==> wip/quartz: inputs <==
==> flow/design.v <==
module matvecmult(
    CLK,
    RST,
    vector_x,
    vector_b,
    vector_y,
    Q,
    A,
    finish
);
input               CLK;
input               RST;
input       [127:0]	vector_x;
input       [127:0]	vector_b;
output  reg [127:0]	vector_y;
input       [127:0]	Q;
output  reg [3:0]   A;
output  reg         finish;
integer i;
integer j;
reg [7:0] vector_x_w[0:15],vector_x_r[0:15];
reg [7:0] vector_b_w[0:15],vector_b_r[0:15];
reg [7:0] vector_y_w[0:15],vector_y_r[0:15];
reg [7:0] part_matrix_a_w[0:15],part_matrix_a_r[0:15];
reg       finish_w,finish_r;
reg [3:0] counter_w,counter_r;
reg [7:0] temp;
always @(*) begin
    vector_x_w[0] = vector_x[7:0];
    vector_x_w[1] = vector_x[15:8];
    vector_x_w[2] = vector_x[23:16];
    vector_x_w[3] = vector_x[31:24];
    vector_x_w[4] = vector_x[39:32];
    vector_x_w[5] = vector_x[47:40];
    vector_x_w[6] = vector_x[55:48];
    vector_x_w[7] = vector_x[63:56];
    vector_x_w[8] = vector_x[71:64];
    vector_x_w[9] = vector_x[79:72];
    vector_x_w[10] = vector_x[87:80];
    vector_x_w[11] = vector_x[95:88];
    vector_x_w[12] = vector_x[103:96];
    vector_x_w[13] = vector_x[111:104];
    vector_x_w[14] = vector_x[119:112];
    vector_x_w[15] = vector_x[127:120];
    vector_b_w[0] = vector_b[7:0];
    vector_b_w[1] = vector_b[15:8];
    vector_b_w[2] = vector_b[23:16];
    vector_b_w[3] = vector_b[31:24];
    vector_b_w[4] = vector_b[39:32];
    vector_b_w[5] = vector_b[47:40];
    vector_b_w[6] = vector_b[55:48];
    vector_b_w[7] = vector_b[63:56];
    vector_b_w[8] = vector_b[71:64];
    vector_b_w[9] = vector_b[79:72];
    vector_b_w[10] = vector_b[87:80];
    vector_b_w[11] = vector_b[95:88];
    vector_b_w[12] = vector_b[103:96];
    vector_b_w[13] = vector_b[111:104];
    vector_b_w[14] = vector_b[119:112];
    vector_b_w[15] = vector_b[127:120];
    part_matrix_a_w[0] = Q[7:0];
    part_matrix_a_w[1] = Q[15:8];
    part_matrix_a_w[2] = Q[23:16];
    part_matrix_a_w[3] = Q[31:24];
    part_matrix_a_w[4] = Q[39:32];
    part_matrix_a_w[5] = Q[47:40];
    part_matrix_a_w[6] = Q[55:48];
    part_matrix_a_w[7] = Q[63:56];
    part_matrix_a_w[8] = Q[71:64];
    part_matrix_a_w[9] = Q[79:72];
    part_matrix_a_w[10] = Q[87:80];
    part_matrix_a_w[11] = Q[95:88];
    part_matrix_a_w[12] = Q[103:96];
    part_matrix_a_w[13] = Q[111:104];
    part_matrix_a_w[14] = Q[119:112];
    part_matrix_a_w[15] = Q[127:120];
    for(i=0;i<=15;i=i+1) begin
        vector_y_w[i] = vector_y_r[i];
    end
    temp =  2*part_matrix_a_w[15]*vector_x_w[0]+
            2*part_matrix_a_w[14]*vector_x_w[1]+
            2*part_matrix_a_w[13]*vector_x_w[2]+
            2*part_matrix_a_w[12]*vector_x_w[3]+
            2*part_matrix_a_w[11]*vector_x_w[4]+
            2*part_matrix_a_w[10]*vector_x_w[5]+
            2*part_matrix_a_w[9]*vector_x_w[6]+
            2*part_matrix_a_w[8]*vector_x_w[7]+
            2*part_matrix_a_w[7]*vector_x_w[8]+
            2*part_matrix_a_w[6]*vector_x_w[9]+
            2*part_matrix_a_w[5]*vector_x_w[10]+
            2*part_matrix_a_w[4]*vector_x_w[11]+
            2*part_matrix_a_w[3]*vector_x_w[12]+
            2*part_matrix_a_w[2]*vector_x_w[13]+
            2*part_matrix_a_w[1]*vector_x_w[14]+
            2*part_matrix_a_w[0]*vector_x_w[15];
    finish_w = 1'b0;
    counter_w = counter_r;
    if(RST)
        counter_w = 1'b0;
    else if(counter_r<4'b1111) begin
        i = counter_r;
        vector_y_w[i] = vector_y_r[i]+temp+vector_b_w[i];
        counter_w = counter_r+1'b1;
    end
    else begin
        finish_w = 1'b1;
        if(finish_r==1'b0)
            vector_y_w[15] = vector_y_r[15]+temp+vector_b_w[15];
        else
            vector_y_w[15] = vector_y_r[15];
    end
    finish = finish_r;
    A = counter_w;
    vector_y = {vector_y_r[15],vector_y_r[14],vector_y_r[13],vector_y_r[12],vector_y_r[11],vector_y_r[10],vector_y_r[9],vector_y_r[8],vector_y_r[7],vector_y_r[6],vector_y_r[5],vector_y_r[4],vector_y_r[3],vector_y_r[2],vector_y_r[1],vector_y_r[0]};
end
always @(posedge CLK or posedge RST) begin
    if (RST) begin
        counter_r <= 1'b0;
        finish_r <= 1'b0;
        for(i=0;i<=15;i=i+1) begin
            part_matrix_a_r[i]<=1'b0;
            vector_y_r[i]<=1'b0;
        end
    end
    else begin
        counter_r <= counter_w;
        finish_r <= finish_w;
        for(i=0;i<=15;i=i+1) begin
            part_matrix_a_r[i]<=part_matrix_a_w[i];
            vector_y_r[i]<=vector_y_w[i];
        end
    end
end
endmodule
==> flow/run.sh <==
#!/bin/bash
# the make line also repeats each setting of config.mk as NAME=value (left out here)
make -C /OpenROAD-flow-scripts/flow DESIGN_CONFIG=/design/flow/config.mk WORK_HOME=/design/flow/orfs CLKGATE_MAP_FILE= finish
==> flow/config.mk <==
export PLATFORM = sky130hd
export DESIGN_NAME = matvecmult
export DESIGN_NICKNAME = matvecmult
export VERILOG_FILES = /design/flow/design.v
export SDC_FILE = /design/flow/constraint.sdc
export NUM_CORES = 4
export LEC_CHECK = 0
export ABC_AREA = 0
export CAP_MARGIN = 30
export CELL_PAD_IN_SITES_DETAIL_PLACEMENT = 0
export CORE_MARGIN = 2
export CORE_UTILIZATION = 57
export CTS_CLUSTER_SIZE = 61
export GPL_ROUTABILITY_DRIVEN = 1
export MAX_ROUTING_LAYER = met4
export MIN_ROUTING_LAYER = met1
export PLACE_DENSITY = 0.54
export SETUP_SLACK_MARGIN = 0.16
export SLEW_MARGIN = 20
export TNS_END_PERCENT = 65
==> flow/constraint.sdc <==
create_clock -name core_clock -period 11.2 [get_ports {CLK}]
set_input_delay 2.2400 -clock core_clock [delete_from_list [all_inputs] [get_ports {CLK}]]
set_output_delay 2.2400 -clock core_clock [all_outputs]
set_load 0.01 [all_outputs]
==> wip/lagoon: changes against wip/quartz <==
- ABC_AREA: 0 -> 1
- CORE_ASPECT_RATIO: not set -> 1.76
- CORE_UTILIZATION: 57 -> 43
- CTS_CLUSTER_DIAMETER: not set -> 247
- CTS_CLUSTER_SIZE: 61 -> 48
- MAX_ROUTING_LAYER: met4 -> not set
- PLACE_DENSITY: 0.54 -> not set
- PLACE_DENSITY_LB_ADDON: not set -> 0.29
- SETUP_SLACK_MARGIN: 0.16 -> -1.12
- SLEW_MARGIN: 20 -> 0
- TNS_END_PERCENT: 65 -> 5
==> wip/umber: changes against wip/quartz <==
- ABC_AREA: 0 -> not set
- CAP_MARGIN: 30 -> 20
- CELL_PAD_IN_SITES_DETAIL_PLACEMENT: 0 -> not set
- CORE_UTILIZATION: 57 -> 58
- CTS_CLUSTER_SIZE: 61 -> 99
- GPL_ROUTABILITY_DRIVEN: 1 -> not set
- MAX_ROUTING_LAYER: met4 -> not set
- MIN_ROUTING_LAYER: met1 -> not set
- PLACE_DENSITY: 0.54 -> not set
- SETUP_SLACK_MARGIN: 0.16 -> not set
- TNS_END_PERCENT: 65 -> not set
==> flow/constraint.sdc (replaced) <==
create_clock -name core_clock -period 7.37 [get_ports {CLK}]
set_input_delay 1.4740 -clock core_clock [delete_from_list [all_inputs] [get_ports {CLK}]]
set_output_delay 1.4740 -clock core_clock [all_outputs]
set_load 0.01 [all_outputs]
==> wip/fjord: changes against wip/quartz <==
- CORE_UTILIZATION: 57 -> 58
- MAX_ROUTING_LAYER: met4 -> not set
- PLACE_DENSITY: 0.54 -> 0.58
==> comparison <==
- wip/quartz went through all stages and came out clean. wip/lagoon went through all stages and came out clean. wip/fjord finished clean. wip/umber finished with setup timing left.
- The highest non-clock buffer count belongs to wip/umber, the lowest to wip/fjord.
- Design area, lowest first: wip/quartz, wip/fjord, wip/lagoon, wip/umber.
- Between wip/umber and wip/quartz, the lower register-to-register slack is in wip/umber (gap 4.4 ns).
- Of wip/lagoon and wip/fjord, wip/lagoon has the higher cell count (gap about 45%, measured against wip/fjord).
- In sequential cell count, wip/umber and wip/quartz do not differ.
==> figures <==
|  | wip/quartz | wip/lagoon | wip/umber | wip/fjord |
|---|---|---|---|---|
| Status | complete, no violations | complete, no violations | finished with violations | complete, no violations |
| Violated checks | - | - | setup timing | - |
| Number of failing setup endpoints in the final timing report | 0 | 0 | 80 | 0 |
| Multi-input combinational cell count | 1680 | 2239 | 1680 | 1680 |
| Launch point of the worst path | Q[11] | vector_x[1] | vector_x[109] | Q[3] |
| Worst slew margin | 28.6% | 37.1% | 13.9% | 28.8% |
| Xor and xnor area share after synthesis | 12.3% | 6.06% | 12.3% | 12.3% |
| Dpl cells | 3062 | 4441 | 3233 | 3052 |
| Placeable core region | 34500 µm² | 50200 µm² | 33700 µm² | 33700 µm² |
| PnR worst setup slack | 0.398 ns | 0.134 ns | -2.21 ns | 0.269 ns |
| AND-OR/OR-AND Cells, Area Fraction | 8.94% | 6.92% | 8.94% | 8.94% |
